==> flow/design.v <==
`timescale 1ns / 1ps
module Register #(parameter [15:0] RESET_VALUE = 16'h0000) (I, E, FunSel, Clock, Reset, Q);
    input wire [15:0] I;
    input wire E;
    input wire [2:0] FunSel;
    input wire Clock;
    input wire Reset;  
    output reg [15:0] Q;
    always @(posedge Clock) begin
        if (~Reset)
            Q <= RESET_VALUE;
        else if(E) begin
            case(FunSel)
                3'b000: Q <= Q - 16'd1;
                3'b001: Q <= Q + 16'd1;
                3'b010: Q <= I;
                3'b011: Q <= 16'b0;
                3'b100: Q <= {8'b0, I[7:0]};
                3'b101: Q[7:0] <= I[7:0];
                3'b110: Q[15:8] <= I[7:0];
                3'b111: Q[15:0] <= { {8{I[7]}}, I[7:0] };
            endcase
        end
    end
endmodule
`timescale 1ns / 1ps
module RegisterFile(I, OutASel, OutBSel, FunSel, RegSel, ScrSel, Clock, Reset, OutA, OutB);
    input wire [15:0] I;
    input wire [2:0] OutASel;
    input wire [2:0] OutBSel;
    input wire [2:0] FunSel;
    input wire [3:0] RegSel;
    input wire [3:0] ScrSel;
    input wire Clock;
    input wire Reset;
    output reg [15:0] OutA;
    output reg [15:0] OutB;
    wire [15:0] R1_Q, R2_Q, R3_Q, R4_Q;
    wire [15:0] S1_Q, S2_Q, S3_Q, S4_Q;
    Register R1(.I(I), .E(~RegSel[3]), .FunSel(FunSel), .Clock(Clock), .Reset(Reset), .Q(R1_Q));
    Register R2(.I(I), .E(~RegSel[2]), .FunSel(FunSel), .Clock(Clock), .Reset(Reset), .Q(R2_Q));
    Register R3(.I(I), .E(~RegSel[1]), .FunSel(FunSel), .Clock(Clock), .Reset(Reset), .Q(R3_Q));
    Register R4(.I(I), .E(~RegSel[0]), .FunSel(FunSel), .Clock(Clock), .Reset(Reset), .Q(R4_Q));
    Register S1(.I(I), .E(~ScrSel[3]), .FunSel(FunSel), .Clock(Clock), .Reset(Reset), .Q(S1_Q));
    Register S2(.I(I), .E(~ScrSel[2]), .FunSel(FunSel), .Clock(Clock), .Reset(Reset), .Q(S2_Q));
    Register S3(.I(I), .E(~ScrSel[1]), .FunSel(FunSel), .Clock(Clock), .Reset(Reset), .Q(S3_Q));
    Register S4(.I(I), .E(~ScrSel[0]), .FunSel(FunSel), .Clock(Clock), .Reset(Reset), .Q(S4_Q));
    always @(*) begin
        case(OutASel)
            3'b000: OutA = R1_Q;
            3'b001: OutA = R2_Q;
            3'b010: OutA = R3_Q;
            3'b011: OutA = R4_Q;
            3'b100: OutA = S1_Q;
            3'b101: OutA = S2_Q;
            3'b110: OutA = S3_Q;
            3'b111: OutA = S4_Q;
        endcase
        case(OutBSel)
            3'b000: OutB = R1_Q;
            3'b001: OutB = R2_Q;
            3'b010: OutB = R3_Q;
            3'b011: OutB = R4_Q;
            3'b100: OutB = S1_Q;
            3'b101: OutB = S2_Q;
            3'b110: OutB = S3_Q;
            3'b111: OutB = S4_Q;
        endcase
    end
endmodule
`timescale 1ns / 1ps
module AddressRegisterFile(I, OutCSel, OutDSel, FunSel, RegSel, Clock, Reset, OutC, OutD);
    input wire [15:0] I;
    input wire [1:0] OutCSel;
    input wire [1:0] OutDSel;
    input wire [2:0] FunSel;
    input wire [2:0] RegSel;
    input Clock;
    input Reset;
    output reg [15:0] OutC;
    output reg [15:0] OutD;
    wire [15:0] PC_Q, AR_Q, SP_Q;
    Register #(.RESET_VALUE(16'd0))   PC(.I(I), .E(~RegSel[2]), .FunSel(FunSel), .Clock(Clock), .Reset(Reset), .Q(PC_Q));
    Register #(.RESET_VALUE(16'd0))   AR(.I(I), .E(~RegSel[1]), .FunSel(FunSel), .Clock(Clock), .Reset(Reset), .Q(AR_Q));
    Register #(.RESET_VALUE(16'd255)) SP(.I(I), .E(~RegSel[0]), .FunSel(FunSel), .Clock(Clock), .Reset(Reset), .Q(SP_Q));
    always @(*) begin
        case(OutCSel)
            2'b00: OutC = PC_Q;
            2'b01: OutC = PC_Q;
            2'b10: OutC = AR_Q;
            2'b11: OutC = SP_Q;
        endcase
        case(OutDSel)
            2'b00: OutD = PC_Q;
            2'b01: OutD = PC_Q;
            2'b10: OutD = AR_Q;
            2'b11: OutD = SP_Q;
        endcase
    end
endmodule
`timescale 1ns / 1ps
module InstructionRegister(I, Write, LH, Clock, Reset, IROut, IRNext);
    input wire [7:0] I;
    input wire Write;
    input wire LH;
    input wire Clock;
    input wire Reset;
    output reg [15:0] IROut;
    output reg [15:0] IRNext;  
    always @(*) begin
        IRNext = IROut;
        if(Write) begin
            case(LH)
                1'b0: IRNext[7:0] = I;
                1'b1: IRNext[15:8] = I;
            endcase
        end
        if (~Reset)
            IRNext = 16'b0;
    end
    always @(posedge Clock) begin
        IROut <= IRNext;
    end
endmodule
`timescale 1ns / 1ps
module ArithmeticLogicUnit(A, B, FunSel, WF, Clock, Reset, ALUOut, FlagsOut, FlagsNext);
    input wire [15:0] A;
    input wire [15:0] B;
    input wire [4:0] FunSel;
    input wire WF;
    input wire Clock;
    input wire Reset;
    output reg [15:0] ALUOut;
    output reg [3:0] FlagsOut;  
    output reg [3:0] FlagsNext;  
    reg Z, C, N, O;
    reg [15:0] comp;  
    always @(*) begin
        C = 1'b0;
        N = 1'b0;
        O = 1'b0;
        comp = ~B;
        ALUOut = 16'b0;
        case(FunSel)
            5'b00000: ALUOut = {8'b0, A[7:0]};
            5'b00001: ALUOut = {8'b0, B[7:0]};
            5'b00010: ALUOut = {8'b0, ~A[7:0]};
            5'b00011: ALUOut = {8'b0, ~B[7:0]};
            5'b00100:  begin  
                ALUOut = 16'b0;
                {C, ALUOut[7:0]} = A[7:0] + B[7:0];
                    if ((~A[7] == ALUOut[7]) && (~B[7] == ALUOut[7]))
                       O = 1;
                   else
                       O = 0;
            end
            5'b00101:  begin  
                ALUOut = 16'b0;
                {C, ALUOut[7:0]} = A[7:0] + B[7:0] + FlagsOut[2];
                    if ((~A[7] == ALUOut[7]) && (~B[7] == ALUOut[7]))
                       O = 1;
                   else
                       O = 0;
            end
            5'b00110: begin  
                ALUOut = 16'b0;
                {C, ALUOut[7:0]} = A[7:0] + comp[7:0] + 1;
                if ((~A[7] == ALUOut[7]) && (B[7] == ALUOut[7]))
                    O = 1;
                else
                    O = 0;
            end
            5'b00111: ALUOut = {8'b0, A[7:0] & B[7:0]};
            5'b01000: ALUOut = {8'b0, A[7:0] | B[7:0]};
            5'b01001: ALUOut = {8'b0, A[7:0] ^ B[7:0]};
            5'b01010: ALUOut = {8'b0, ~(A[7:0] & B[7:0])};
            5'b01011: begin  
                ALUOut = {8'b0, A[6:0], 1'b0};
                C = A[7];
            end
            5'b01100: begin  
                ALUOut = {8'b0, 1'b0, A[7:1]};
                C = A[0];
            end
            5'b01101: begin  
                ALUOut = {8'b0, A[7], A[7:1]};
                C = A[0];
            end
            5'b01110: begin  
                C = A[7];
                ALUOut = {8'b0, A[6:0], FlagsOut[2]};
            end
            5'b01111: begin  
                C = A[0];
                ALUOut = {8'b0, FlagsOut[2], A[7:1]};
            end
            5'b10000: ALUOut = A;
            5'b10001: ALUOut = B;
            5'b10010: ALUOut = ~A;
            5'b10011: ALUOut = ~B;
            5'b10100: begin  
                {C, ALUOut} = A + B;
                if ((~A[15] == ALUOut[15]) && (~B[15] == ALUOut[15]))
                    O = 1;
                else
                    O = 0;
            end
            5'b10101: begin  
                {C, ALUOut} = A + B + FlagsOut[2];
                if ((~A[15] == ALUOut[15]) && (~B[15] == ALUOut[15]))
                    O = 1;
                else
                    O = 0;
            end
            5'b10110: begin  
                {C, ALUOut} = A + comp + 1;
                if ((~A[15] == ALUOut[15]) && (B[15] == ALUOut[15]))
                    O = 1;
                else
                    O = 0;
            end
            5'b10111: ALUOut = A & B;
            5'b11000: ALUOut = A | B;
            5'b11001: ALUOut = A ^ B;
            5'b11010: ALUOut = ~(A & B);
            5'b11011: begin  
                ALUOut = {A[14:0], 1'b0};
                C = A[15];
            end
            5'b11100: begin  
                ALUOut = {1'b0, A[15:1]};
                C = A[0];
            end
            5'b11101: begin  
                ALUOut = {A[15], A[15:1]};
                C = A[0];
            end
            5'b11110: begin  
                C = A[15];
                ALUOut = {A[14:0], FlagsOut[2]};
            end
            5'b11111: begin  
                C = A[0];
                ALUOut = {FlagsOut[2], A[15:1]};
            end
        endcase
        if ((FunSel[4] && ALUOut == 16'b0) || (~FunSel[4] && ALUOut[7:0] == 8'b0))
            Z = 1;
        else
            Z = 0;
        if ((FunSel != 5'b01101) && (FunSel != 5'b11101)) begin
            if ((FunSel[4] && ALUOut[15]) || (~FunSel[4] && ALUOut[7]))
                N = 1;
            else
                N = 0;
        end
    end
    always @(*) begin
        FlagsNext = FlagsOut;
        if(WF) begin
            case (FunSel[3:0])
                4'b0100: begin
                    FlagsNext[0] = O;
                    FlagsNext[2] = C;
                end
                4'b0101: begin
                    FlagsNext[0] = O;
                    FlagsNext[2] = C;
                end
                4'b0110: begin
                    FlagsNext[0] = O;
                    FlagsNext[2] = C;
                end
                4'b1011: FlagsNext[2] = C;
                4'b1100: FlagsNext[2] = C;
                4'b1101: FlagsNext[2] = C;
                4'b1110: FlagsNext[2] = C;
                4'b1111: FlagsNext[2] = C;
                default: ;
            endcase
            if ((FunSel != 5'b01101) && (FunSel != 5'b11101))
                FlagsNext[1] = N;
            FlagsNext[3] = Z;
        end
        if (~Reset)
            FlagsNext = 4'b0;
    end
    always @(posedge Clock) begin
        FlagsOut <= FlagsNext;
    end
endmodule
`timescale 1ns / 1ps
module ArithmeticLogicUnitSystem(
    RF_OutASel, RF_OutBSel, RF_FunSel, RF_RegSel, RF_ScrSel, ALU_FunSel, ALU_WF, ARF_OutCSel,
    ARF_OutDSel, ARF_FunSel, ARF_RegSel, IR_LH, IR_Write, Mem_WR, Mem_CS, MuxASel, MuxBSel, MuxCSel, Clock,
    Reset, MemData, Address, MuxCOut, IRNext, FlagsNext
    );
    input wire [2:0] RF_OutASel, RF_OutBSel, RF_FunSel;
    input wire [3:0] RF_RegSel, RF_ScrSel;
    input wire [4:0] ALU_FunSel;
    input wire ALU_WF;
    input wire [1:0] ARF_OutCSel, ARF_OutDSel;
    input wire [2:0] ARF_FunSel, ARF_RegSel;
    input wire IR_LH, IR_Write;
    input wire Mem_WR, Mem_CS;
    input wire [1:0] MuxASel, MuxBSel;
    input wire MuxCSel;
    input wire Clock;
    input wire Reset;
    input wire [7:0] MemData;
    output wire [15:0] Address;
    output reg [7:0] MuxCOut;
    output wire [15:0] IRNext;
    output wire [3:0] FlagsNext;
    reg [15:0] MuxAOut, MuxBOut;
    wire [15:0] OutA, OutB, OutC;
    wire [15:0] ALUOut;
    wire [15:0] IRFull;
    wire [7:0] IROut;
    wire [3:0] FlagsOut;
    wire [7:0] MemOut;
    assign MemOut = (~Mem_WR && ~Mem_CS) ? MemData : 8'h00;
    assign IROut = IRFull[7:0];
    RegisterFile RF(.I(MuxAOut), .OutASel(RF_OutASel), .OutBSel(RF_OutBSel), .FunSel(RF_FunSel),
        .RegSel(RF_RegSel), .ScrSel(RF_ScrSel), .Clock(Clock), .Reset(Reset), .OutA(OutA), .OutB(OutB));
    AddressRegisterFile ARF(.I(MuxBOut), .OutCSel(ARF_OutCSel), .OutDSel(ARF_OutDSel), .FunSel(ARF_FunSel),
        .RegSel(ARF_RegSel), .Clock(Clock), .Reset(Reset), .OutC(OutC), .OutD(Address));
    InstructionRegister IR(.I(MemOut), .Write(IR_Write), .LH(IR_LH), .Clock(Clock), .Reset(Reset),
        .IROut(IRFull), .IRNext(IRNext));
    ArithmeticLogicUnit ALU(.A(OutA), .B(OutB), .FunSel(ALU_FunSel), .WF(ALU_WF), .Clock(Clock), .Reset(Reset),
        .ALUOut(ALUOut), .FlagsOut(FlagsOut), .FlagsNext(FlagsNext));
    always @(*) begin
        case(MuxASel)
            2'b00: MuxAOut = ALUOut;
            2'b01: MuxAOut = OutC;
            2'b10: MuxAOut = {8'b0, MemOut};
            2'b11: MuxAOut = {8'b0, IROut};
        endcase
        case(MuxBSel)
            2'b00: MuxBOut = ALUOut;
            2'b01: MuxBOut = OutC;
            2'b10: MuxBOut = {8'b0, MemOut};
            2'b11: MuxBOut = {8'b0, IROut};
        endcase
        case(MuxCSel)
            1'b0: MuxCOut = ALUOut[7:0];
            1'b1: MuxCOut = ALUOut[15:8];
        endcase
    end
endmodule
`timescale 1ns / 1ps
module CPUSystem(Clock, Reset, T, Mem_Address, Mem_WData, Mem_RData, Mem_Read, Mem_Write);
    input wire Clock;
    input wire Reset;
    output wire [7:0] T;
    output wire [15:0] Mem_Address;
    output wire [7:0] Mem_WData;
    input wire [7:0] Mem_RData;
    output wire Mem_Read;
    output wire Mem_Write;
    reg [2:0] RF_OutASel, RF_OutBSel, RF_FunSel;
    reg [3:0] RF_RegSel, RF_ScrSel;
    reg [4:0] ALU_FunSel;
    reg ALU_WF;
    reg [1:0] ARF_OutCSel, ARF_OutDSel;
    reg [2:0] ARF_FunSel, ARF_RegSel;
    reg IR_LH, IR_Write;
    reg Mem_WR, Mem_CS;
    reg [1:0] MuxASel, MuxBSel;
    reg MuxCSel;
    reg [5:0] D;
    reg [1:0] RSEL;
    reg S;
    reg [2:0] DSTREG, SREG1, SREG2;
    reg [7:0] _T;
    reg [7:0] T_n;
    reg [2:0] q_RF_OutASel, q_RF_OutBSel, q_RF_FunSel;
    reg [3:0] q_RF_RegSel, q_RF_ScrSel;
    reg [4:0] q_ALU_FunSel;
    reg q_ALU_WF;
    reg [1:0] q_ARF_OutCSel, q_ARF_OutDSel;
    reg [2:0] q_ARF_FunSel, q_ARF_RegSel;
    reg q_IR_LH, q_IR_Write;
    reg q_Mem_WR, q_Mem_CS;
    reg [1:0] q_MuxASel, q_MuxBSel;
    reg q_MuxCSel;
    reg [5:0] q_D;
    reg [1:0] q_RSEL;
    reg q_S;
    reg [2:0] q_DSTREG, q_SREG1, q_SREG2;
    reg [7:0] q_T;
    reg [7:0] q_Tout;
    wire [15:0] IRNext;
    wire [3:0] FlagsNext;
    ArithmeticLogicUnitSystem _ALUSystem(.RF_OutASel(q_RF_OutASel), .RF_OutBSel(q_RF_OutBSel), .RF_FunSel(q_RF_FunSel),
        .RF_RegSel(q_RF_RegSel), .RF_ScrSel(q_RF_ScrSel), .ALU_FunSel(q_ALU_FunSel), .ALU_WF(q_ALU_WF), .ARF_OutCSel(q_ARF_OutCSel),
        .ARF_OutDSel(q_ARF_OutDSel), .ARF_FunSel(q_ARF_FunSel), .ARF_RegSel(q_ARF_RegSel), .IR_LH(q_IR_LH), .IR_Write(q_IR_Write),
        .Mem_WR(q_Mem_WR), .Mem_CS(q_Mem_CS), .MuxASel(q_MuxASel), .MuxBSel(q_MuxBSel), .MuxCSel(q_MuxCSel), .Clock(Clock),
        .Reset(Reset), .MemData(Mem_RData), .Address(Mem_Address), .MuxCOut(Mem_WData), .IRNext(IRNext), .FlagsNext(FlagsNext)
    );
    assign T = q_Tout;
    assign Mem_Read = ~q_Mem_CS & ~q_Mem_WR;
    assign Mem_Write = ~q_Mem_CS & q_Mem_WR;
    always @(posedge Clock) begin
        q_RF_OutASel <= RF_OutASel; q_RF_OutBSel <= RF_OutBSel; q_RF_FunSel <= RF_FunSel;
        q_RF_RegSel <= RF_RegSel; q_RF_ScrSel <= RF_ScrSel;
        q_ALU_FunSel <= ALU_FunSel; q_ALU_WF <= ALU_WF;
        q_ARF_OutCSel <= ARF_OutCSel; q_ARF_OutDSel <= ARF_OutDSel;
        q_ARF_FunSel <= ARF_FunSel; q_ARF_RegSel <= ARF_RegSel;
        q_IR_LH <= IR_LH; q_IR_Write <= IR_Write;
        q_Mem_WR <= Mem_WR; q_Mem_CS <= Mem_CS;
        q_MuxASel <= MuxASel; q_MuxBSel <= MuxBSel; q_MuxCSel <= MuxCSel;
        q_D <= D; q_RSEL <= RSEL; q_S <= S;
        q_DSTREG <= DSTREG; q_SREG1 <= SREG1; q_SREG2 <= SREG2;
        q_T <= _T; q_Tout <= T_n;
    end
    always @(*) begin
        RF_OutASel = q_RF_OutASel; RF_OutBSel = q_RF_OutBSel; RF_FunSel = q_RF_FunSel;
        RF_RegSel = q_RF_RegSel; RF_ScrSel = q_RF_ScrSel;
        ALU_FunSel = q_ALU_FunSel; ALU_WF = q_ALU_WF;
        ARF_OutCSel = q_ARF_OutCSel; ARF_OutDSel = q_ARF_OutDSel;
        ARF_FunSel = q_ARF_FunSel; ARF_RegSel = q_ARF_RegSel;
        IR_LH = q_IR_LH; IR_Write = q_IR_Write;
        Mem_WR = q_Mem_WR; Mem_CS = q_Mem_CS;
        MuxASel = q_MuxASel; MuxBSel = q_MuxBSel; MuxCSel = q_MuxCSel;
        D = q_D; RSEL = q_RSEL; S = q_S;
        DSTREG = q_DSTREG; SREG1 = q_SREG1; SREG2 = q_SREG2;
        _T = q_T; T_n = q_Tout;
        if (~Reset) begin
            RF_OutASel = 3'b0; RF_OutBSel = 3'b0; RF_FunSel = 3'b0;
            ALU_FunSel = 5'b0; ALU_WF = 1'b0;
            ARF_OutCSel = 2'b0; ARF_OutDSel = 2'b0; ARF_FunSel = 3'b0;
            IR_LH = 1'b0; Mem_WR = 1'b0;
            MuxASel = 2'b0; MuxBSel = 2'b0; MuxCSel = 1'b0;
            D = 6'b0; RSEL = 2'b0; S = 1'b0;
            DSTREG = 3'b0; SREG1 = 3'b0; SREG2 = 3'b0;
            T_n = 8'd0;
            _T = 8'd1;
            IR_Write = 1'b0;
            Mem_CS = 1'b1;
            resetSel();
        end
        else begin
            case (_T)
                8'd1: begin
                    T_n = _T;
                    RF_RegSel = 4'b1111;
                    RF_ScrSel = 4'b1111;
                    Mem_CS = 1'b0;
                    Mem_WR = 1'b0;
                    IR_Write = 1'b1;
                    IR_LH = 1'b0;
                    ARF_OutDSel = 2'b00;
                    ARF_RegSel = 3'b011;
                    ARF_FunSel = 3'b001;
                    _T = 8'd2;
                end
                8'd2: begin
                    T_n = _T;
                    IR_LH = 1'b1;
                    _T = 8'd4;
                end
                8'd4: begin
                    T_n = _T;
                    IR_Write = 1'b0;
                    resetSel();
                    decode(IRNext);
                    case (D)
                        6'h00: branch_1();
                        6'h01: begin
                            if (~FlagsNext[3])
                                branch_1();
                            else _T =  8'd1;
                        end
                        6'h02: begin
                            if (FlagsNext[3])
                                branch_1();
                            else _T =  8'd1;
                        end
                        6'h03: begin
                            inc_dec_sp(1'b0);
                            _T = 8'd8;
                        end
                        6'h04: push_1();
                        6'h05: inc_dec_1();
                        6'h06: inc_dec_1();
                        6'h07: one_sreg_1();
                        6'h08: one_sreg_1();
                        6'h09: one_sreg_1();
                        6'h0A: one_sreg_1();
                        6'h0B: one_sreg_1();
                        6'h0C: two_sreg_1();
                        6'h0D: two_sreg_1();
                        6'h0E: one_sreg_1();
                        6'h0F: two_sreg_1();
                        6'h10: two_sreg_1();
                        6'h11: mov(1'b1);
                        6'h12: ldr_1();
                        6'h13: str_1();
                        6'h14: mov(1'b0);
                        6'h15: two_sreg_1();
                        6'h16: two_sreg_1();
                        6'h17: two_sreg_1();
                        6'h18: one_sreg_1();
                        6'h19: two_sreg_1();
                        6'h1A: two_sreg_1();
                        6'h1B: two_sreg_1();
                        6'h1C: two_sreg_1();
                        6'h1D: two_sreg_1();
                        6'h1E: branch_1();
                        6'h1F: begin
                            inc_dec_sp(1'b0);
                            _T = 8'd8;
                        end
                        6'h20: ldrim();
                        6'h21: strim_1();
                    endcase
                end
                8'd8: begin
                    T_n = _T;
                    resetSel();
                    case (D)
                        6'h00: branch_2();
                        6'h01: branch_2();
                        6'h02: branch_2();
                        6'h03: pop_1();
                        6'h04: push_2();
                        6'h05: inc_dec_2(3'b001);
                        6'h06: inc_dec_2(3'b000);
                        6'h07: one_sreg_2(5'b11011, 1'b0);
                        6'h08: one_sreg_2(5'b11100, 1'b0);
                        6'h09: one_sreg_2(5'b11101, 1'b0);
                        6'h0A: one_sreg_2(5'b11110, 1'b0);
                        6'h0B: one_sreg_2(5'b11111, 1'b0);
                        6'h0C: two_sreg_2();
                        6'h0D: two_sreg_2();
                        6'h0E: one_sreg_2(5'b10010, 1'b0);
                        6'h0F: two_sreg_2();
                        6'h10: two_sreg_2();
                        6'h12: ldr_2();
                        6'h13: str_2();
                        6'h15: two_sreg_2();
                        6'h16: two_sreg_2();
                        6'h17: two_sreg_2();
                        6'h18: one_sreg_2(5'b10000, S);
                        6'h19: two_sreg_2();
                        6'h1A: two_sreg_2();
                        6'h1B: two_sreg_2();
                        6'h1C: two_sreg_2();
                        6'h1D: two_sreg_2();
                        6'h1E: bx_1();
                        6'h1F: bl_1();
                        6'h21: strim_2();
                    endcase
                end
                8'd16: begin
                    T_n = _T;
                    resetSel();
                    case (D)
                        6'h00: branch_3();
                        6'h01: branch_3();
                        6'h02: branch_3();
                        6'h03: pop_2();
                        6'h0C: two_sreg_3(5'b10111, 1'b0);
                        6'h0D: two_sreg_3(5'b11000, 1'b0);
                        6'h0F: two_sreg_3(5'b11001, 1'b0);
                        6'h10: two_sreg_3(5'b11010, 1'b0);
                        6'h15: two_sreg_3(5'b10100, 1'b0);
                        6'h16: two_sreg_3(5'b10101, 1'b0);
                        6'h17: two_sreg_3(5'b10110, 1'b0);
                        6'h19: two_sreg_3(5'b10100, S);
                        6'h1A: two_sreg_3(5'b10110, S);
                        6'h1B: two_sreg_3(5'b10111, S);
                        6'h1C: two_sreg_3(5'b11000, S);
                        6'h1D: two_sreg_3(5'b11001, S);
                        6'h1E: bx_2();
                        6'h1F: bl_2();
                        6'h21: strim_3();
                    endcase
                end
                8'd32: begin
                    T_n = _T;
                    resetSel();
                    case (D)
                        6'h1E: bx_3();
                        6'h1F: bl_3();
                        6'h21: strim_4();
                    endcase
                end
                 8'd64: begin
                    T_n = _T;
                    resetSel();
                    case (D)
                        6'h21: begin
                            strim_5();
                        end
                    endcase
                end
                default: resetSel();
            endcase
        end
    end
    task decode (input [15:0] IR);
    begin
        D = IR[15:10];
        RSEL = IR[9:8];
        S = IR[9];
        DSTREG = IR[8:6];
        SREG1 = IR[5:3];
        SREG2 = IR[2:0];
    end
    endtask
    task resetSel ();
    begin
        Mem_CS = 1'b1;
        ARF_RegSel = 3'b111;
        RF_RegSel = 4'b1111;
        RF_ScrSel = 4'b1111;
    end
    endtask
    task branch_1 ();
    begin
        ARF_OutCSel = 2'b00;  
        MuxASel = 2'b01;  
        RF_ScrSel = 4'b0111;  
        RF_FunSel = 3'b010;
        _T = 8'd8;
        end
    endtask
    task branch_2 ();
    begin
        MuxASel = 2'b11;  
        RF_ScrSel = 4'b1011;  
        RF_FunSel = 3'b111;
        _T = 8'd16;
    end
    endtask
    task branch_3 ();
    begin
        RF_OutASel = 3'b100;  
        RF_OutBSel = 3'b101;  
        MuxBSel = 2'b00;
        ARF_RegSel = 3'b011;  
        ARF_FunSel = 3'b010;
        ALU_FunSel = 5'b10100;
        ALU_WF = 1'b0;
        _T = 8'd1;
    end
    endtask
    task inc_dec_sp (input id);
    begin
        ARF_RegSel = 3'b110;  
        ARF_FunSel = id ? 3'b000 : 3'b001;
    end
    endtask
    task  pop_1 ();
    begin
        Mem_CS = 1'b0;
        Mem_WR = 1'b0;  
        ARF_OutDSel = 2'b11;  
        MuxASel = 2'b10;  
        case (RSEL)
            2'b00: RF_RegSel = 4'b0111;  
            2'b01: RF_RegSel = 4'b1011;  
            2'b10: RF_RegSel = 4'b1101;  
            2'b11: RF_RegSel = 4'b1110;  
        endcase
        RF_FunSel = 3'b100;
        inc_dec_sp(1'b0);
        _T = 8'd16;
    end
    endtask
    task pop_2 ();
    begin
        Mem_CS = 1'b0;
        Mem_WR = 1'b0;  
        ARF_OutDSel = 2'b11;  
        MuxASel = 2'b10;  
        case (RSEL)
            2'b00: RF_RegSel = 4'b0111;  
            2'b01: RF_RegSel = 4'b1011;  
            2'b10: RF_RegSel = 4'b1101;  
            2'b11: RF_RegSel = 4'b1110;  
        endcase
        RF_FunSel = 3'b110;
        _T = 8'd1;
    end
    endtask
    task push_1 ();
    begin
        Mem_CS = 1'b0;
        Mem_WR = 1'b1;  
        ARF_OutDSel = 2'b11;  
        RF_OutASel = {1'b0, RSEL};
        MuxCSel = 1'b1;  
        ALU_FunSel = 5'b10000;
        ALU_WF = 1'b0;
        inc_dec_sp(1'b1);
        _T = 8'd8;
    end
    endtask
    task push_2 ();
    begin
        Mem_CS = 1'b0;
        Mem_WR = 1'b1;  
        ARF_OutDSel = 2'b11;  
        RF_OutASel = {1'b0, RSEL};
        MuxCSel = 1'b0;  
        ALU_FunSel = 5'b10000;
        ALU_WF = 1'b0;
        inc_dec_sp(1'b1);
        _T = 8'd1;
    end
    endtask
    task inc_dec_1 ();
    begin
        if (DSTREG[2]) begin
            case (DSTREG)
                3'b100: RF_RegSel = 4'b0111;  
                3'b101: RF_RegSel = 4'b1011;  
                3'b110: RF_RegSel = 4'b1101;  
                3'b111: RF_RegSel = 4'b1110;  
            endcase
            RF_FunSel = 3'b010;
        end
        else begin
            case (DSTREG)
                3'b000: ARF_RegSel = 3'b011;  
                3'b001: ARF_RegSel = 3'b011;  
                3'b010: ARF_RegSel = 3'b110;  
                3'b011: ARF_RegSel = 3'b101;  
            endcase
            ARF_FunSel = 3'b010;
        end
        if (SREG1[2]) begin
            RF_OutASel = {1'b0, SREG1[1:0]};
            ALU_FunSel = 5'b10000;
            ALU_WF = 1'b0;
            if (DSTREG[2])
                MuxASel = 2'b00;  
            else
                MuxBSel = 2'b00;  
        end
        else begin
            case (SREG1)
                3'b000: ARF_OutCSel = 2'b00;  
                3'b001: ARF_OutCSel = 2'b00;  
                3'b010: ARF_OutCSel = 2'b11;  
                3'b011: ARF_OutCSel = 2'b10;  
            endcase
            if (DSTREG[2])
                MuxASel = 2'b01;  
            else
                MuxBSel = 2'b01;  
        end
        _T = 8'd8;
    end
    endtask
    task inc_dec_2 (input [2:0] opcode);
    begin
        if (DSTREG[2]) begin
            case (DSTREG)
                3'b100: RF_RegSel = 4'b0111;  
                3'b101: RF_RegSel = 4'b1011;  
                3'b110: RF_RegSel = 4'b1101;  
                3'b111: RF_RegSel = 4'b1110;  
            endcase
            RF_FunSel = opcode;
        end
        else begin
            case (DSTREG)
                3'b000: ARF_RegSel = 3'b011;  
                3'b001: ARF_RegSel = 3'b011;  
                3'b010: ARF_RegSel = 3'b110;  
                3'b011: ARF_RegSel = 3'b101;  
            endcase
            ARF_FunSel = opcode;
        end
        _T = 8'd1;
    end
    endtask
    task one_sreg_1 ();
    begin
        if (~SREG1[2]) begin
            case (SREG1)
                3'b000: ARF_OutCSel = 2'b00;  
                3'b001: ARF_OutCSel = 2'b00;  
                3'b010: ARF_OutCSel = 2'b11;  
                3'b011: ARF_OutCSel = 2'b10;  
            endcase
            RF_ScrSel = 4'b0111;  
            MuxASel = 2'b01;  
            RF_FunSel = 3'b010;
        end
        _T = 8'd8;
    end
    endtask
    task one_sreg_2 (input [4:0] opcode, input s);
    begin
        if (SREG1[2])
            RF_OutASel = {1'b0, SREG1[1:0]};
        else
            RF_OutASel = 3'b100;  
        if (DSTREG[2]) begin
            case (DSTREG)
                3'b100: RF_RegSel = 4'b0111;  
                3'b101: RF_RegSel = 4'b1011;  
                3'b110: RF_RegSel = 4'b1101;  
                3'b111: RF_RegSel = 4'b1110;  
            endcase
            RF_FunSel = 3'b010;
            MuxASel = 2'b00;  
        end
        else begin
            case (DSTREG)
                3'b000: ARF_RegSel = 3'b011;  
                3'b001: ARF_RegSel = 3'b011;  
                3'b010: ARF_RegSel = 3'b110;  
                3'b011: ARF_RegSel = 3'b101;  
            endcase
            ARF_FunSel = 3'b010;
            MuxBSel = 2'b00;  
        end
        ALU_FunSel = opcode;
        ALU_WF = s;
        _T = 8'd1;
    end
    endtask
    task two_sreg_1 ();
    begin
        if (~SREG1[2]) begin
            case (SREG1)
                3'b000: ARF_OutCSel = 2'b00;  
                3'b001: ARF_OutCSel = 2'b00;  
                3'b010: ARF_OutCSel = 2'b11;  
                3'b011: ARF_OutCSel = 2'b10;  
            endcase
            RF_ScrSel = 4'b0111;  
            MuxASel = 2'b01;  
            RF_FunSel = 3'b010;
        end
        _T = 8'd8;
    end
    endtask
    task two_sreg_2 ();
    begin
       if (~SREG2[2]) begin
            case (SREG2)
                3'b000: ARF_OutCSel = 2'b00;  
                3'b001: ARF_OutCSel = 2'b00;  
                3'b010: ARF_OutCSel = 2'b11;  
                3'b011: ARF_OutCSel = 2'b10;  
            endcase
            RF_ScrSel = 4'b1011;  
            MuxASel = 2'b01;  
            RF_FunSel = 3'b010;
        end
        _T = 8'd16;
    end
    endtask
    task two_sreg_3 (input [4:0] opcode, input s);
    begin
        if (SREG1[2]) 
            RF_OutASel = {1'b0, SREG1[1:0]};
        else
            RF_OutASel = 3'b100;  
        if (SREG2[2])
            RF_OutBSel = {1'b0, SREG2[1:0]};
        else
            RF_OutBSel = 3'b101;  
        if (DSTREG[2]) begin
            case (DSTREG)
                3'b100: RF_RegSel = 4'b0111;  
                3'b101: RF_RegSel = 4'b1011;  
                3'b110: RF_RegSel = 4'b1101;  
                3'b111: RF_RegSel = 4'b1110;  
            endcase
            RF_FunSel = 3'b010;
            MuxASel = 2'b00;  
        end
        else begin
            case (DSTREG)
                3'b000: ARF_RegSel = 3'b011;  
                3'b001: ARF_RegSel = 3'b011;  
                3'b010: ARF_RegSel = 3'b110;  
                3'b011: ARF_RegSel = 3'b101;  
            endcase
            ARF_FunSel = 3'b010;
            MuxBSel = 2'b00;  
        end
        ALU_FunSel = opcode;
        ALU_WF = s;
        _T = 8'd1;
    end
    endtask
    task mov (input lh);
    begin
        case(RSEL)
            2'b00: RF_RegSel = 4'b0111;  
            2'b01: RF_RegSel = 4'b1011;  
            2'b10: RF_RegSel = 4'b1101;  
            2'b11: RF_RegSel = 4'b1110;  
        endcase
        RF_FunSel = lh ? 3'b110 : 3'b101;
        MuxASel = 2'b11;  
        _T = 8'd1;
    end
    endtask
    task ldr_1 ();
    begin
        Mem_CS = 1'b0;
        Mem_WR = 1'b0;  
        ARF_OutDSel = 2'b10;  
        MuxASel = 2'b10;  
        case (RSEL)
            2'b00: RF_RegSel = 4'b0111;  
            2'b01: RF_RegSel = 4'b1011;  
            2'b10: RF_RegSel = 4'b1101;  
            2'b11: RF_RegSel = 4'b1110;  
        endcase
        RF_FunSel = 3'b100;
        inc_dec_sp(1'b0);
        _T = 8'd8;
    end
    endtask
    task ldr_2 ();
    begin
        Mem_CS = 1'b0;
        Mem_WR = 1'b0;  
        ARF_OutDSel = 2'b10;  
        MuxASel = 2'b10;  
        case (RSEL)
            2'b00: RF_RegSel = 4'b0111;  
            2'b01: RF_RegSel = 4'b1011;  
            2'b10: RF_RegSel = 4'b1101;  
            2'b11: RF_RegSel = 4'b1110;  
        endcase
        RF_FunSel = 3'b110;
        inc_dec_sp(1'b1);
        _T = 8'd1;
    end
    endtask
    task str_1 ();
    begin
        Mem_CS = 1'b0;
        Mem_WR = 1'b1;  
        ARF_OutDSel = 2'b10;  
        RF_OutASel = {1'b0, RSEL};
        MuxCSel = 1'b0;  
        ALU_FunSel = 5'b10000;
        ALU_WF = 1'b0;
        inc_dec_sp(1'b0);
        _T = 8'd8;
    end
    endtask
    task str_2 ();
    begin
        Mem_CS = 1'b0;
        Mem_WR = 1'b1;  
        ARF_OutDSel = 2'b10;  
        RF_OutASel = {1'b0, RSEL};
        MuxCSel = 1'b1;  
        ALU_FunSel = 5'b10000;
        ALU_WF = 1'b0;
        inc_dec_sp(1'b1);
        _T = 8'd1;
    end
    endtask
    task bx_1 ();
    begin
        Mem_CS = 1'b0;
        Mem_WR = 1'b1;  
        ARF_OutDSel = 2'b11;  
        RF_OutASel = 3'b100;  
        MuxCSel = 1'b1;  
        ALU_FunSel = 5'b10000;
        ALU_WF = 1'b0;
        inc_dec_sp(1'b1);
        _T = 8'd16;
    end
    endtask
    task bx_2 ();
    begin
        Mem_CS = 1'b0;
        Mem_WR = 1'b1;  
        ARF_OutDSel = 2'b11;  
        RF_OutASel = 3'b100;  
        MuxCSel = 1'b0;  
        ALU_FunSel = 5'b10000;
        ALU_WF = 1'b0;
        inc_dec_sp(1'b1);
        _T = 8'd32;
    end
    endtask
    task bx_3 ();
    begin
        ARF_RegSel = 3'b011;  
        ARF_FunSel = 3'b010;
        RF_OutASel = {1'b0, RSEL};
        MuxBSel = 2'b00;  
        ALU_FunSel = 5'b10000;
        ALU_WF = 1'b0;
        _T = 8'd1;
    end
    endtask
    task bl_1 ();
    begin
        Mem_CS = 1'b0;
        Mem_WR = 1'b0;  
        ARF_OutDSel = 2'b11;  
        MuxBSel = 2'b10;  
        RF_ScrSel = 4'b0111;  
        RF_FunSel = 3'b100;
        inc_dec_sp(1'b0);
        _T = 8'd16;
    end
    endtask
    task bl_2 ();
    begin
        Mem_CS = 1'b0;
        Mem_WR = 1'b0;  
        ARF_OutDSel = 2'b11;  
        MuxBSel = 2'b10;  
        RF_ScrSel = 4'b0111;  
        RF_FunSel = 3'b110;
        _T = 8'd32;
    end
    endtask
    task bl_3 ();
    begin
        ARF_RegSel = 3'b011;  
        ARF_FunSel = 3'b010;
        RF_OutASel = 3'b100;  
        MuxBSel = 2'b00;  
        ALU_FunSel = 5'b10000;
        ALU_WF = 1'b0;
        _T = 8'd1;
    end
    endtask
    task ldrim ();
    begin
        case (RSEL)
            2'b00: RF_RegSel = 4'b0111;  
            2'b01: RF_RegSel = 4'b1011;  
            2'b10: RF_RegSel = 4'b1101;  
            2'b11: RF_RegSel = 4'b1110;  
        endcase
        RF_FunSel = 3'b100;
        MuxASel = 2'b11;  
        _T = 8'd1;
    end
    endtask
    task strim_1 ();
    begin
        RF_ScrSel = 4'b0111;  
        RF_FunSel = 3'b010;
        ARF_OutCSel = 2'b10;  
        MuxASel = 2'b01;  
        _T = 8'd8;
    end
    endtask
    task strim_2 ();
    begin
        RF_ScrSel = 4'b1011;  
        RF_FunSel = 3'b010;
        MuxASel = 2'b11;  
        _T = 8'd16;
    end
    endtask
    task strim_3 ();
    begin
        RF_OutASel = 3'b100;  
        RF_OutBSel = 3'b101;  
        ALU_FunSel = 5'b10100;
        ALU_WF = 1'b0;
        ARF_RegSel = 3'b101;  
        ARF_FunSel = 3'b010;
        MuxBSel = 2'b00;  
        _T = 8'd32;
    end
    endtask
    task strim_4 ();
    begin
        Mem_CS = 1'b0;
        Mem_WR = 1'b1;  
        ARF_OutDSel = 2'b10;  
        RF_OutASel = {1'b0, RSEL};
        MuxCSel = 1'b0;  
        ALU_FunSel = 5'b10000;
        ALU_WF = 1'b0;
        ARF_RegSel = 3'b101;  
        ARF_FunSel = 3'b001;
        _T = 8'd64;
    end
    endtask
    task strim_5 ();
    begin
        Mem_CS = 1'b0;
        Mem_WR = 1'b1;  
        ARF_OutDSel = 2'b10;  
        RF_OutASel = {1'b0, RSEL};
        MuxCSel = 1'b1;  
        ALU_FunSel = 5'b10000;
        ALU_WF = 1'b0;
        ARF_RegSel = 3'b101;  
        ARF_FunSel = 3'b001;
        _T = 8'd1;
    end
    endtask
endmodule
==> flow/run.sh <==
#!/bin/bash
# the make line also repeats each setting of config.mk as NAME=value (left out here)
make -C /OpenROAD-flow-scripts/flow DESIGN_CONFIG=/design/flow/config.mk WORK_HOME=/design/flow/orfs CLKGATE_MAP_FILE= finish
==> flow/config.mk <==
export PLATFORM = sky130hd
export DESIGN_NAME = CPUSystem
export DESIGN_NICKNAME = CPUSystem
export VERILOG_FILES = /design/flow/design.v
export SDC_FILE = /design/flow/constraint.sdc
export NUM_CORES = 4
export LEC_CHECK = 0
export CAP_MARGIN = 15
export CELL_PAD_IN_SITES_GLOBAL_PLACEMENT = 1
export CORE_MARGIN = 4
export CORE_UTILIZATION = 40
export CTS_CLUSTER_DIAMETER = 280
export GPL_TIMING_DRIVEN = 0
export SLEW_MARGIN = 40
==> flow/constraint.sdc <==
create_clock -name core_clock -period 11.7 [get_ports {Clock}]
set_input_delay 2.3400 -clock core_clock [delete_from_list [all_inputs] [get_ports {Clock}]]
set_output_delay 2.3400 -clock core_clock [all_outputs]
set_load 0.01 [all_outputs]
==> results of run 1 <==
==> cell type report <==
type                       count  area, sq um  area share
tap                          782        978.4     0.03621
sequential                   237         4745      0.1756
inverter                     114        427.9     0.01584
buffer                       352         1506     0.05576
antenna                        3        7.507   0.0002779
timing repair buffer          47        473.0     0.01750
clock inverter                15        252.7    0.009354
clock buffer                  42        877.1     0.03246
multi-input combinational   2879        17750      0.6570
==> layer usage <==
metal	global-route usage	vias to the layer above
met2	0.6285	2199
met3	0.08097	498
li1	-	13390
met5	0	-
met1	0.5214	14779
met4	0.2293	2
==> stage by stage <==
stage / power, uW / std cells / util
after global routing: 3855 / 4468 / 0.4483
after CTS: 3668 / 4467 / 0.4474
after floorplan: 1986 / 3582 / -
final: 3735 / 4471 / 0.4485
after detailed placement: 2561 / 4410 / 0.4287
after global placement: 2541 / 4406 / 0.4260
==> reports/results.ini, run 1 <==
[setup_path]
r2r_cells=21
cp_top_family=AND-OR/OR-AND gates
worst-path-buf-inv=5
crit_chain=buf_4 > clkbuf_1 > clkbuf_1 > o221ai_1 > o21ai_1 > ha_1 > buf_2 > a21oi_1 > a21oi_1 > o22ai_2 > xnor2_1 > nor3_1 > a211oi_1 > a311oi_2 > a21oi_1 > clkdlybuf4s50_1
worstPathMaxFanout=10
crit_end=Mem_WData[1]
r2r_slack_ns=3.71
worstSetupStartpointType=register
cp.arrival_ns=7.26
cp_num_cells=16
cp.required_ns=9.36
crit-reg2reg-launch=q_RF_OutBSel[0]$_SDFFE_PN0P_
cp_common_cell=a21oi_1
cp-end-kind=output pin
critPathKind=register to output pin
startpoint=q_RF_OutBSel[0]$_SDFFE_PN0P_
critPathSlowestCell=a311oi_2
critPathMaxStageDelay_ns=0.77
worstReg2RegEnd=_ALUSystem.RF.S1.Q[9]$_SDFFE_PN0P_

[timing]
rsz0062_at_grt=no
finalSetupTns_ns=0
tightest_slew_ns=0.9599
setup_viol=0
max_freq_ghz=0.1041
post-route-period-util=0.8208
period_minus_slack_ns=9.603
whs_ns=0.4578
hold_viol_final=0
layout_setup_ws_ns=2.097
fin_skew_ns=0.02454
slew_violations=0
relSlewSlack=0.3600

[die]
die-area_sq_um=64670
coreArea_sq_um=60250
ioPinCount=44
rows=90
die_w_microns=254.3
die_y_microns=254.3
initial_utilization=0.4028

[clock_tree]
cts_made_buffers=31
clock_path_buffers=3
post_cts_buffers=0
ctsResizeCount=0
cts_root_buffer=clkbuf_16
insertion_delay_ns=0.62
cts_tree=built
clk_pin_slew_worst_paths_ns=0.06
cts.sinks=237
ctsHtreeMaxLevel=1
cts_hold_buf=0

[yosys]
synth_compound_gate_area_share=0.3376
top_logic_kind=AND-OR/OR-AND gates
netlist.top_cell.by_area=dfxtp_1
ys_chip_area_sq_um=24270
synth_nets=3662
avgSynthCellArea_sq_um=6.774
top_cell_area_share=0.1955
synth-edff-count=0
synth_flops=237
syn_inst=3582
synthDistinctLibCells=109
synth.area.top_cells=dfxtp_1 20%, a21oi_1 6.4%, nand2_1 6.3%
yosysWarnings=9
async_flop_share=0
synthFlopType=dfxtp_1
yosys_cells=3582
mux_share=0.03609
synth_area_sq_um=24270
ys_sh_adder=0.03671
top_cell=nand2_1
yosys.area_share.simple=0.2715
top_cells_by_count=408 x nand2_1, 325 x nor2_1, 311 x a21oi_1
synth_xor_xnor_area_share=0.04403
seq_area_frac_synth=0.1955

[global_routing]
antenna_found_initial=4
grt_pass1_wl_microns=195000
grt_overflow=0
grt_max_degree=15
grt_use_total=0.4032
grt_pass1_vias=27992

[routing]
wl_met1_microns=53270
wl_per_cell_microns=30.73
vias_per_cell=6.904
drcViolationCount=0
drt-initial-drc-count=4622
first_pass_iters=7
vias=30868
antenna_left=0
route.met3.wl_microns=15340
met2WireLength_microns=59220
routed.top_layer=met5
wirelength_microns=137400

[min_path]
min_path_cells=2
worstHoldStart=q_Tout[1]$_SDFFE_PN0P_
hold_class=register to register
min_to=q_Tout[1]$_SDFFE_PN0P_

[place]
placed_area_sq_um=25820
io_buffers=42
routabilityCongestion=1.059
post-place-ws_ns=3.046
hpwl_microns=104500

[power]
intPower_uw=2101
ir_drop_mv=0.1180
p_sw_uw=1634
p_leak_uw=0.009789
pwr-share-clk=0.298
pwr-share-seq=0.245
power_frac_comb=0.457
p_comb_uw=1710
sw_frac_of_total=0.4375
top_power_group=combinational cells
pg_seq_uw=917
p_clk_uw=1110
p_per_area_nw_per_um2=138.2

[finish]
final_area_sq_um=27020
syn2layout_area_growth_pct=11.34
nFillCells=6390
fin_nets=3742

[run]
warnings=69
drv_cap=0

[run_status]
status=no timing/DRC/antenna violations

==> run 2: changes to the inputs <==
- ABC_AREA: not set -> 1
- CAP_MARGIN: 15 -> 10
- CELL_PAD_IN_SITES_GLOBAL_PLACEMENT: 1 -> not set
- CORE_MARGIN: 4 -> 2
- CORE_UTILIZATION: 40 -> 50
- CTS_CLUSTER_DIAMETER: 280 -> 243
- GPL_ROUTABILITY_DRIVEN: not set -> 1
- GPL_TIMING_DRIVEN: 0 -> not set
- PLACE_DENSITY: not set -> 0.84
- SLEW_MARGIN: 40 -> 20
- clock period: 11.7 -> 6.89 ns (I/O delays scaled with it)
==> run 2 against run 1 <==
Against the previous run:
- combinational power rose to 3.2 times the previous value
- register-to-register slack lost 2.3 ns
- critical path depth increased by 4
- clock skew decreased by 0.0011 ns
- wire length down 24%
- synthesized area is 0.34% lower
- worst hold slack improved by 0.0053 ns
- worst setup slack worse by 1.9 ns
- first-iteration DRC count fell by 4.4%
- synthesized cell count increased by 20%
- critical endpoint is now Mem_WData[2]
- largest cell class unchanged
==> reports/results.ini, run 2 <==
[run_status]
status=no timing/DRC/antenna violations

[setup_path]
cp.required_ns=5.51
cp_top_family=simple AND/OR/NAND/NOR gates
cp.arrival_ns=5.32
worst-path-buf-inv=5
crit_chain=buf_4 > nor2_4 > nand2_2 > o21ai_0 > nor2_1 > nand2_1 > nand2_2 > inv_2 > ha_1 > inv_1 > a21oi_1 > and2_1 > inv_1 > a21oi_1 > nand2_1 > o21ai_0 > nand3_1 > nand2_1 > o21ai_0 > clkdlybuf4s50_1
cp-end-kind=output pin
cp_num_cells=20
worstSetupStartpointType=register
crit_end=Mem_WData[2]
critPathMaxStageDelay_ns=0.65
r2r_slack_ns=1.44
critPathSlowestCell=o21ai_0
worstReg2RegEnd=_ALUSystem.RF.R2.Q[10]$_SDFFE_PN0P_
crit-reg2reg-launch=q_RF_OutASel[0]$_SDFFE_PN0P_
worstPathMaxFanout=10
r2r_cells=23
startpoint=q_RF_OutASel[0]$_SDFFE_PN0P_
critPathKind=register to output pin

[power]
p_comb_uw=5470
top_power_group=combinational cells
p_clk_uw=1610
pwr-share-clk=0.179
p_per_area_nw_per_um2=346.2
ir_drop_mv=0.3354
pg_seq_uw=1910
fin_total_pwr_uw=8991
intPower_uw=4199
p_sw_uw=4792
pwr-share-seq=0.213
sw_frac_of_total=0.5330
power_frac_comb=0.609
p_leak_uw=0.01144

[die]
initial_utilization=0.5065
die-area_sq_um=50140
die_y_microns=223.9
rows=80
die_w_microns=223.9
coreArea_sq_um=47750
ioPinCount=44

[yosys]
async_flop_share=0
synth_nets=4362
ys_sh_adder=0.03684
synth_flops=237
synthFlopType=dfxtp_1
syn_inst=4282
netlist.top_cell.by_area=dfxtp_1
top_cell=nand2_1
synth-edff-count=0
ys_chip_area_sq_um=24180
synth_xor_xnor_area_share=0.01376
seq_area_frac_synth=0.1962
yosys_cells=4282
top_cell_area_share=0.1962
top_cells_by_count=923 x nand2_1, 599 x inv_1, 560 x nor2_1
top_logic_kind=simple AND/OR/NAND/NOR gates
yosysWarnings=9
synthDistinctLibCells=68
synth_area_sq_um=24180
synth_compound_gate_area_share=0.2503
synth.area.top_cells=dfxtp_1 20%, nand2_1 14%, inv_1 9.3%
avgSynthCellArea_sq_um=5.648
yosys.area_share.simple=0.3722
mux_share=0.003311

[clock_tree]
cts_root_buffer=clkbuf_16
clock_path_buffers=3
clk_pin_slew_worst_paths_ns=0.06
cts_tree=built
cts_hold_buf=0
cts.sinks=237
ctsHtreeMaxLevel=1
cts_made_buffers=30
insertion_delay_ns=0.60

[min_path]
min_path_cells=2
min_to=q_Tout[2]$_SDFFE_PN0P_
hold_class=register to register
worstHoldStart=q_Tout[2]$_SDFFE_PN0P_

[timing]
period_minus_slack_ns=6.696
slew_violations=0
finalSetupTns_ns=0
layout_setup_ws_ns=0.1940
post-route-period-util=0.9718
setup_viol=0
whs_ns=0.4631
tightest_slew_ns=1.095
relSlewSlack=0.2624
hold_viol_final=0
max_freq_ghz=0.1493
rsz0062_at_grt=no
fin_skew_ns=0.02348

[routing]
drcViolationCount=0
antenna_left=0
first_pass_iters=8
wirelength_microns=104200
wl_per_cell_microns=21.43
vias_per_cell=6.340
drt-initial-drc-count=4419
vias=30821

[global_routing]
grt_overflow=0
grt_max_degree=69
grt_pass1_vias=27550
grt_use_total=0.4008
grt_pass1_wl_microns=158600
antenna_found_initial=2

[run]
warnings=67
drv_cap=0

[place]
io_buffers=42
placed_area_sq_um=24910
post-place-ws_ns=0.5284
routabilityCongestion=1.118
hpwl_microns=80130

[finish]
final_area_sq_um=25970
nFillCells=4966
fin_nets=4304
syn2layout_area_growth_pct=7.409

-- run 2: metal layers --
metal,vias to the layer above,track usage,share of wire
li1,14267,-,-
met1,13987,0.5187,0.38
met2,2138,0.6173,0.42
met3,427,0.08998,0.13
met4,2,0.2204,0.064
met5,-,0,0.00013
-- run 2: repair_timing --
item,4_1_cts,5_1_grt
resized,4,25
setup buffers,0,0
endpoints found under the setup margin,4,8
-- run 2: through the flow --
step,util,cells
final,0.5440,4861
after global placement,0.5216,4806
after global routing,0.5439,4859
after detailed placement,0.5216,4806
after floorplan,-,4282
after CTS,0.5423,4858
-- run 2: layout make-up --
class	instances	area (sq um)	area share
Inverter	631	2384	0.09176
Timing Repair Buffer	73	650.6	0.02505
Clock inverter	9	83.83	0.003227
Sequential cell	237	4765	0.1834
Multi-Input combinational cell	3251	16430	0.6324
Clock buffer	43	890.9	0.03430
Tap cell	615	769.5	0.02962
Antenna cell	2	5.005	0.0001927
==> run 3: changes to the inputs <==
- ABC_AREA: 1 -> 0
- CAP_MARGIN: 10 -> 35
- CELL_PAD_IN_SITES_DETAIL_PLACEMENT: not set -> 0
- CORE_ASPECT_RATIO: not set -> 0.91
- CTS_CLUSTER_DIAMETER: 243 -> not set
- CTS_CLUSTER_SIZE: not set -> 44
- GPL_TIMING_DRIVEN: not set -> 1
- MIN_ROUTING_LAYER: not set -> met2
- PLACE_DENSITY: 0.84 -> not set
- PLACE_DENSITY_LB_ADDON: not set -> 0.19
- SETUP_SLACK_MARGIN: not set -> 0.81
- clock period: 6.89 -> 11.0 ns (I/O delays scaled with it)
==> run 3 against run 2 <==
Against the previous run:
- the flow now stops in 5_1_grt
- die area increased by 0.34%
- synthesized area increased by 0.34%
- synthesized cell count decreased by 16%
==> reports/results.ini, run 3 <==
[yosys]
mux_share=0.03609
synth_xor_xnor_area_share=0.04403
synth_compound_gate_area_share=0.3376
synth_nets=3662
yosys.area_share.simple=0.2715
ys_sh_adder=0.03671
synthDistinctLibCells=109
ys_chip_area_sq_um=24270
top_logic_kind=AND-OR/OR-AND gates
seq_area_frac_synth=0.1955
synth_area_sq_um=24270
avgSynthCellArea_sq_um=6.774
synthFlopType=dfxtp_1
yosysWarnings=9
top_cell=nand2_1
top_cell_area_share=0.1955
syn_inst=3582
async_flop_share=0
synth_flops=237
synth-edff-count=0
top_cells_by_count=408 x nand2_1, 325 x nor2_1, 311 x a21oi_1
netlist.top_cell.by_area=dfxtp_1
yosys_cells=3582
synth.area.top_cells=dfxtp_1 20%, a21oi_1 6.4%, nand2_1 6.3%

[place]
placed_area_sq_um=24460
io_buffers=42
post-place-ws_ns=2.903
hpwl_microns=77300
routabilityCongestion=1.132
placed_cells=3950

[die]
coreArea_sq_um=47640
ioPinCount=44
rows=76
die_y_microns=214.2
die_w_microns=234.9
initial_utilization=0.5093
die-area_sq_um=50310

[clock_tree]
clock_path_buffers=3
ctsHtreeMaxLevel=1
ctsResizeCount=0
post_cts_buffers=0
cts_made_buffers=30
cts_root_buffer=clkbuf_16
cts.sinks=237
cts_hold_buf=0

[run_status]
outcome.stop_stage=5_1_grt
error=[ERROR GRT-0116] Global routing finished with congestion. Check the congestion regions in the DRC Viewer.
status=aborted with a tool error

[global_routing]
grt_overflow=17
grt_use_total=0.6878

-- run 3: metrics by stage --
step,total power (uW),hold WS (ns),util
2_1_floorplan,2112,0.4334,-
3_5_place_dp,2561,0.4626,0.5134
3_3_place_gp,2524,0.4519,0.5122
4_1_cts,3723,0.4738,0.5372
-- run 3: metal layers --
layer	global-route usage	overflow
met1	-	-
met5	0.5473	4
met3	0.8458	13
met2	0.7144	0
met4	0.4027	0
==> run 4: changes to the inputs <==
- ABC_AREA: 0 -> not set
- CAP_MARGIN: 35 -> 20
- CELL_PAD_IN_SITES_DETAIL_PLACEMENT: 0 -> not set
- CORE_ASPECT_RATIO: 0.91 -> not set
- CORE_UTILIZATION: 50 -> 40
- CTS_CLUSTER_SIZE: 44 -> not set
- GPL_ROUTABILITY_DRIVEN: 1 -> not set
- GPL_TIMING_DRIVEN: 1 -> not set
- MIN_ROUTING_LAYER: met2 -> not set
- PLACE_DENSITY_LB_ADDON: 0.19 -> not set
- SETUP_SLACK_MARGIN: 0.81 -> 0.44
- clock period: 11.0 -> 9.2 ns (I/O delays scaled with it)
==> run 4 against run 3 <==
Against the previous run:
- now clean on timing, DRC and antenna
- die area grew 25%
- synthesized cell count is the same
- synthesized area did not move
==> reports/results.ini, run 4 <==
[die]
die-area_sq_um=62650
initial_utilization=0.4035
die_w_microns=250.3
die_y_microns=250.3
rows=90
coreArea_sq_um=60130
ioPinCount=44

[place]
routabilityCongestion=0.9916
hpwl_microns=72740
io_buffers=42
placed_cells=4102

[yosys]
synthDistinctLibCells=109
yosysWarnings=9
async_flop_share=0
synth.area.top_cells=dfxtp_1 20%, a21oi_1 6.4%, nand2_1 6.3%
synth-edff-count=0
ys_chip_area_sq_um=24270
netlist.top_cell.by_area=dfxtp_1
seq_area_frac_synth=0.1955
yosys.area_share.simple=0.2715
yosys_cells=3582
top_logic_kind=AND-OR/OR-AND gates
top_cell=nand2_1
syn_inst=3582
top_cells_by_count=408 x nand2_1, 325 x nor2_1, 311 x a21oi_1
mux_share=0.03609
synth_nets=3662
avgSynthCellArea_sq_um=6.774
ys_sh_adder=0.03671
top_cell_area_share=0.1955
synth_xor_xnor_area_share=0.04403
synthFlopType=dfxtp_1
synth_area_sq_um=24270
synth_flops=237
synth_compound_gate_area_share=0.3376

[setup_path]
worst-path-buf-inv=2
worstReg2RegEnd=_ALUSystem.RF.S1.Q[14]$_SDFFE_PN0P_
cp-end-kind=output pin
cp_common_cell=o21ai_0
startpoint=q_RF_OutBSel[1]$_SDFFE_PN0P_
cp_num_cells=17
critPathMaxStageDelay_ns=0.75
critPathSlowestCell=nor2b_1
cp_top_family=AND-OR/OR-AND gates
cp.required_ns=7.36
cp.arrival_ns=6.38
crit_chain=buf_4 > nor2b_1 > a221o_1 > o21ai_0 > nor2_1 > ha_1 > a211oi_2 > o31ai_4 > a211oi_1 > xnor2_1 > o2111ai_1 > nand3b_1 > xor2_1 > o221ai_1 > nand2_1 > o21ai_0 > clkdlybuf4s50_1
worstSetupStartpointType=register
r2r_slack_ns=2.14
crit_end=Mem_WData[6]
r2r_cells=19
critPathKind=register to output pin
crit-reg2reg-launch=q_RF_OutBSel[1]$_SDFFE_PN0P_
worstPathMaxFanout=30

[routing]
first_pass_iters=6
drcViolationCount=0
vias=27673
wirelength_microns=100000
vias_per_cell=6.655
antenna_left=0
drt-initial-drc-count=3589
wl_per_cell_microns=24.05

[power]
p_clk_uw=1380
intPower_uw=2642
p_per_area_nw_per_um2=173.1
ir_drop_mv=0.1584
fin_total_pwr_uw=4458
p_comb_uw=1820
pg_seq_uw=1260
sw_frac_of_total=0.4073
power_frac_comb=0.409
pwr-share-clk=0.310
pwr-share-seq=0.282
top_power_group=combinational cells
p_sw_uw=1816
p_leak_uw=0.009270

[timing]
fin_skew_ns=0.03490
max_freq_ghz=0.1216
post-route-period-util=0.8936
hold_viol_final=0
rsz0062_at_grt=no
slew_violations=0
setup_viol=0
finalSetupTns_ns=0
period_minus_slack_ns=8.221
tightest_slew_ns=1.087
relSlewSlack=0.2726

[min_path]
worstHoldStart=q_Tout[1]$_SDFFE_PN0P_
min_to=q_Tout[1]$_SDFFE_PN0P_
hold_class=register to register
min_path_cells=2

[clock_tree]
cts_root_buffer=clkbuf_16
insertion_delay_ns=0.61
cts_made_buffers=30
cts_tree=built
cts.sinks=237
cts_hold_buf=0
clk_pin_slew_worst_paths_ns=0.06
ctsHtreeMaxLevel=1
clock_path_buffers=3

[global_routing]
grt_max_degree=78
grt_overflow=0
antenna_found_initial=1
grt_pass1_wl_microns=153300
grt_pass1_vias=25115
grt_use_total=0.3065

[finish]
final_util=0.4282
nFillCells=6404
layout.cells.non_filler=4158
fin_nets=3432
syn2layout_area_growth_pct=6.120

[run]
drv_cap=0
warnings=67

[run_status]
status=no timing/DRC/antenna violations

-- run 4: per-layer routing --
metal / share of wire / wire [microns] / vias up / track usage
met5: 0 / 0 / - / 0
met4: 0.057 / 5697 / 0 / 0.1557
met3: 0.090 / 8976 / 333 / 0.04666
met2: 0.44 / 44020 / 1603 / 0.4802
met1: 0.41 / 41300 / 13000 / 0.4084
li1: - / - / 12737 / -
-- run 4: layout make-up --
cell class / instances / area [sq um] / share of cell area
Clock inverter: 17 / 302.8 / 0.01176
Inverter: 114 / 429.2 / 0.01667
Multi-Input combinational cell: 2879 / 17660 / 0.6859
Tap cell: 782 / 978.4 / 0.03800
Timing Repair Buffer: 90 / 785.8 / 0.03051
Sequential cell: 237 / 4758 / 0.1848
Clock buffer: 38 / 830.8 / 0.03226
Antenna cell: 1 / 2.502 / 0.00009718
-- run 4: through the flow --
step / hold WS (ns) / instance area (sq um) / setup WS, ns
floorplan: 0.4334 / 24270 / 3.435
global placement: 0.4473 / 24580 / 1.672
detailed placement: 0.4494 / 24600 / 1.582
CTS: 0.4592 / 25730 / 0.9350
global route: 0.4787 / 25750 / 0.6526
finish: 0.4541 / 25750 / 0.9788
-- run 4: timing repair --
item                       4_1_cts  5_1_grt
setup endpoints to repair        0        1
resized                          0        1
setup buffers                    0        0
==> run 5: changes to the inputs <==
- ABC_AREA: not set -> 0
- CAP_MARGIN: 20 -> 10
- CELL_PAD_IN_SITES_DETAIL_PLACEMENT: not set -> 0
- CELL_PAD_IN_SITES_GLOBAL_PLACEMENT: not set -> 0
- CORE_ASPECT_RATIO: not set -> 0.82
- CORE_UTILIZATION: 40 -> 68
- CTS_CLUSTER_SIZE: not set -> 58
- GPL_ROUTABILITY_DRIVEN: not set -> 1
- MAX_ROUTING_LAYER: not set -> met5
- MIN_ROUTING_LAYER: not set -> met1
- SETUP_SLACK_MARGIN: 0.44 -> not set
- SLEW_MARGIN: 20 -> 30
- clock period: 9.2 -> 2.45 ns (I/O delays scaled with it)
==> run 5 against run 4 <==
Against the previous run:
- the flow now stops in 4_1_cts
- die area is 41% lower
- synthesized cell count stayed put
- synthesized area stayed put
==> reports/results.ini, run 5 <==
[yosys]
synth_flops=237
ys_sh_adder=0.03671
seq_area_frac_synth=0.1955
yosysWarnings=9
ys_chip_area_sq_um=24270
top_cell_area_share=0.1955
top_logic_kind=AND-OR/OR-AND gates
mux_share=0.03609
synth-edff-count=0
synth_area_sq_um=24270
synth_xor_xnor_area_share=0.04403
yosys.area_share.simple=0.2715
synth_nets=3662
async_flop_share=0
avgSynthCellArea_sq_um=6.774
netlist.top_cell.by_area=dfxtp_1
synth_compound_gate_area_share=0.3376
synth.area.top_cells=dfxtp_1 20%, a21oi_1 6.4%, nand2_1 6.3%
top_cells_by_count=408 x nand2_1, 325 x nor2_1, 311 x a21oi_1
top_cell=nand2_1
synthDistinctLibCells=109
synthFlopType=dfxtp_1
yosys_cells=3582
syn_inst=3582

[place]
hpwl_microns=86760
routabilityCongestion=1.247
io_buffers=42
post-place-ws_ns=-2.919
placed_area_sq_um=31340

[die]
die_w_microns=212.6
rows=62
initial_utilization=0.6920
ioPinCount=44
die_y_microns=175.1
die-area_sq_um=37220
coreArea_sq_um=35060

[run_status]
outcome.stop_stage=4_1_cts
error=[ERROR DPL-0033] detailed placement checks failed during check placement.
status=aborted with a tool error

## run 5: metrics by stage
step	std cells	power [uW]
2_1_floorplan	3582	9767
3_3_place_gp	4654	13090
3_5_place_dp	4654	13570
==> run 6: changes to the inputs <==
- ABC_AREA: 0 -> not set
- CAP_MARGIN: 10 -> 20
- CELL_PAD_IN_SITES_DETAIL_PLACEMENT: 0 -> not set
- CELL_PAD_IN_SITES_GLOBAL_PLACEMENT: 0 -> not set
- CORE_ASPECT_RATIO: 0.82 -> 0.64
- CORE_UTILIZATION: 68 -> 21
- CTS_CLUSTER_SIZE: 58 -> 11
- GPL_ROUTABILITY_DRIVEN: 1 -> not set
- MIN_ROUTING_LAYER: met1 -> met2
- PLACE_DENSITY_LB_ADDON: not set -> 0.13
- SETUP_SLACK_MARGIN: not set -> -0.81
- SLEW_MARGIN: 30 -> 10
- TNS_END_PERCENT: not set -> 15
- clock period: 2.45 -> 10.9 ns (I/O delays scaled with it)
==> run 6 against run 5 <==
Against the previous run:
- the run now finishes clean
- die area increased to 3.2 times the previous value
- synthesized cell count unchanged
- synthesized area unchanged
==> reports/results.ini, run 6 <==
[run_status]
status=no timing/DRC/antenna violations

[yosys]
synth.area.top_cells=dfxtp_1 20%, a21oi_1 6.4%, nand2_1 6.3%
yosysWarnings=9
synth_flops=237
mux_share=0.03609
syn_inst=3582
synthDistinctLibCells=109
synth_xor_xnor_area_share=0.04403
ys_chip_area_sq_um=24270
seq_area_frac_synth=0.1955
synth-edff-count=0
yosys.area_share.simple=0.2715
synthFlopType=dfxtp_1
synth_area_sq_um=24270
avgSynthCellArea_sq_um=6.774
yosys_cells=3582
async_flop_share=0
top_cell_area_share=0.1955
netlist.top_cell.by_area=dfxtp_1
synth_compound_gate_area_share=0.3376
top_cells_by_count=408 x nand2_1, 325 x nor2_1, 311 x a21oi_1
top_logic_kind=AND-OR/OR-AND gates
ys_sh_adder=0.03671
synth_nets=3662
top_cell=nand2_1

[timing]
post-route-period-util=0.8759
tightest_slew_ns=1.295
hold_viol_final=0
finalSetupTns_ns=0
period_minus_slack_ns=9.547
relSlewSlack=0.1298
fin_skew_ns=0.04219
max_freq_ghz=0.1047
rsz0062_at_grt=no
slew_violations=0
setup_viol=0

[power]
sw_frac_of_total=0.4717
intPower_uw=2141
p_per_area_nw_per_um2=150.9
pg_seq_uw=1080
p_sw_uw=1912
power_frac_comb=0.444
top_power_group=combinational cells
ir_drop_mv=0.1555
p_leak_uw=0.009377
p_clk_uw=1170
p_comb_uw=1800
pwr-share-seq=0.267
pwr-share-clk=0.288

[global_routing]
grt_max_degree=62
grt_pass1_vias=42445
grt_overflow=0
grt_use_total=0.3611
antenna_found_initial=3
grt_pass1_wl_microns=205100

[place]
io_buffers=42
placed_cells=4858
routabilityCongestion=1.039
hpwl_microns=101600

[die]
die_w_microns=428.9
die-area_sq_um=118400
coreArea_sq_um=114300
initial_utilization=0.2122
ioPinCount=44
rows=99
die_y_microns=275.9

[min_path]
min_path_cells=2
worstHoldStart=q_Tout[1]$_SDFFE_PN0P_
hold_class=register to register
min_to=q_Tout[1]$_SDFFE_PN0P_

[setup_path]
cp.arrival_ns=7.37
worstSetupStartpointType=register
startpoint=q_RF_OutASel[2]$_SDFFE_PN0P_
cp_num_cells=16
critPathKind=register to output pin
critPathSlowestCell=nor2b_1
critPathMaxStageDelay_ns=0.95
cp_top_family=AND-OR/OR-AND gates
crit-reg2reg-launch=q_RF_OutASel[2]$_SDFFE_PN0P_
r2r_cells=18
crit_chain=nor2b_1 > a221oi_1 > o22ai_1 > inv_1 > ha_1 > inv_1 > a21oi_1 > nand4_1 > a31o_1 > a311oi_2 > or3_1 > a21oi_1 > or4_1 > a21oi_2 > mux2i_1 > clkdlybuf4s50_1
r2r_slack_ns=2.96
worstReg2RegEnd=q_T[3]$_SDFFE_PN0P_
cp-end-kind=output pin
worst-path-buf-inv=3
crit_end=Mem_WData[7]
cp.required_ns=8.72
worstPathMaxFanout=20

[finish]
nFillCells=12865
fin_nets=3460
layout.cells.non_filler=4944
syn2layout_area_growth_pct=10.70
final_util=0.2350

[clock_tree]
post_cts_buffers=0
cts_hold_buf=0
clk_pin_slew_worst_paths_ns=0.07
cts.sinks=237
cts_tree=built
insertion_delay_ns=0.70
ctsHtreeMaxLevel=1
ctsResizeCount=0
cts_made_buffers=31
cts_root_buffer=clkbuf_16
clock_path_buffers=3

[routing]
wirelength_microns=144300
vias_per_cell=7.882
wl_per_cell_microns=29.19
drt-initial-drc-count=7267
antenna_left=0
vias=38970
first_pass_iters=14
drcViolationCount=0

[run]
warnings=68
drv_cap=0

-- run 6: metrics by stage --
stage	worst slack (ns)	total power (uW)	instance area, sq um	hold slack (ns)
after floorplan	4.795	2132	24270	0.4334
after global placement	2.692	2740	25700	0.4504
after detailed placement	2.728	2722	25710	0.4544
after CTS	2.015	3867	26740	0.4620
after global routing	1.338	4211	26810	0.5091
final	1.353	4053	26860	0.4537
-- run 6: cell type report --
| type | instances | area [sq um] | share of cell area |
|---|---|---|---|
| antenna | 27 | 67.56 | 0.002515 |
| clock buffer | 45 | 878.3 | 0.03270 |
| clock inverter | 10 | 150.1 | 0.005589 |
| inverter | 114 | 430.4 | 0.01602 |
| multi-input combinational | 2879 | 17690 | 0.6586 |
| sequential | 237 | 4758 | 0.1771 |
| tap | 1515 | 1896 | 0.07057 |
| timing repair buffer | 117 | 989.7 | 0.03684 |
-- run 6: layer usage --
layer | up-vias | global-route usage | share of wire
met3 | 1362 | 0.5704 | 0.50
met1 | 12715 | - | 0
met2 | 12075 | 0.3430 | 0.39
met4 | 112 | 0.07151 | 0.082
li1 | 12706 | - | -
met5 | - | 0.2303 | 0.022
No activity file was given, so power comes from the tool's default toggle rates.
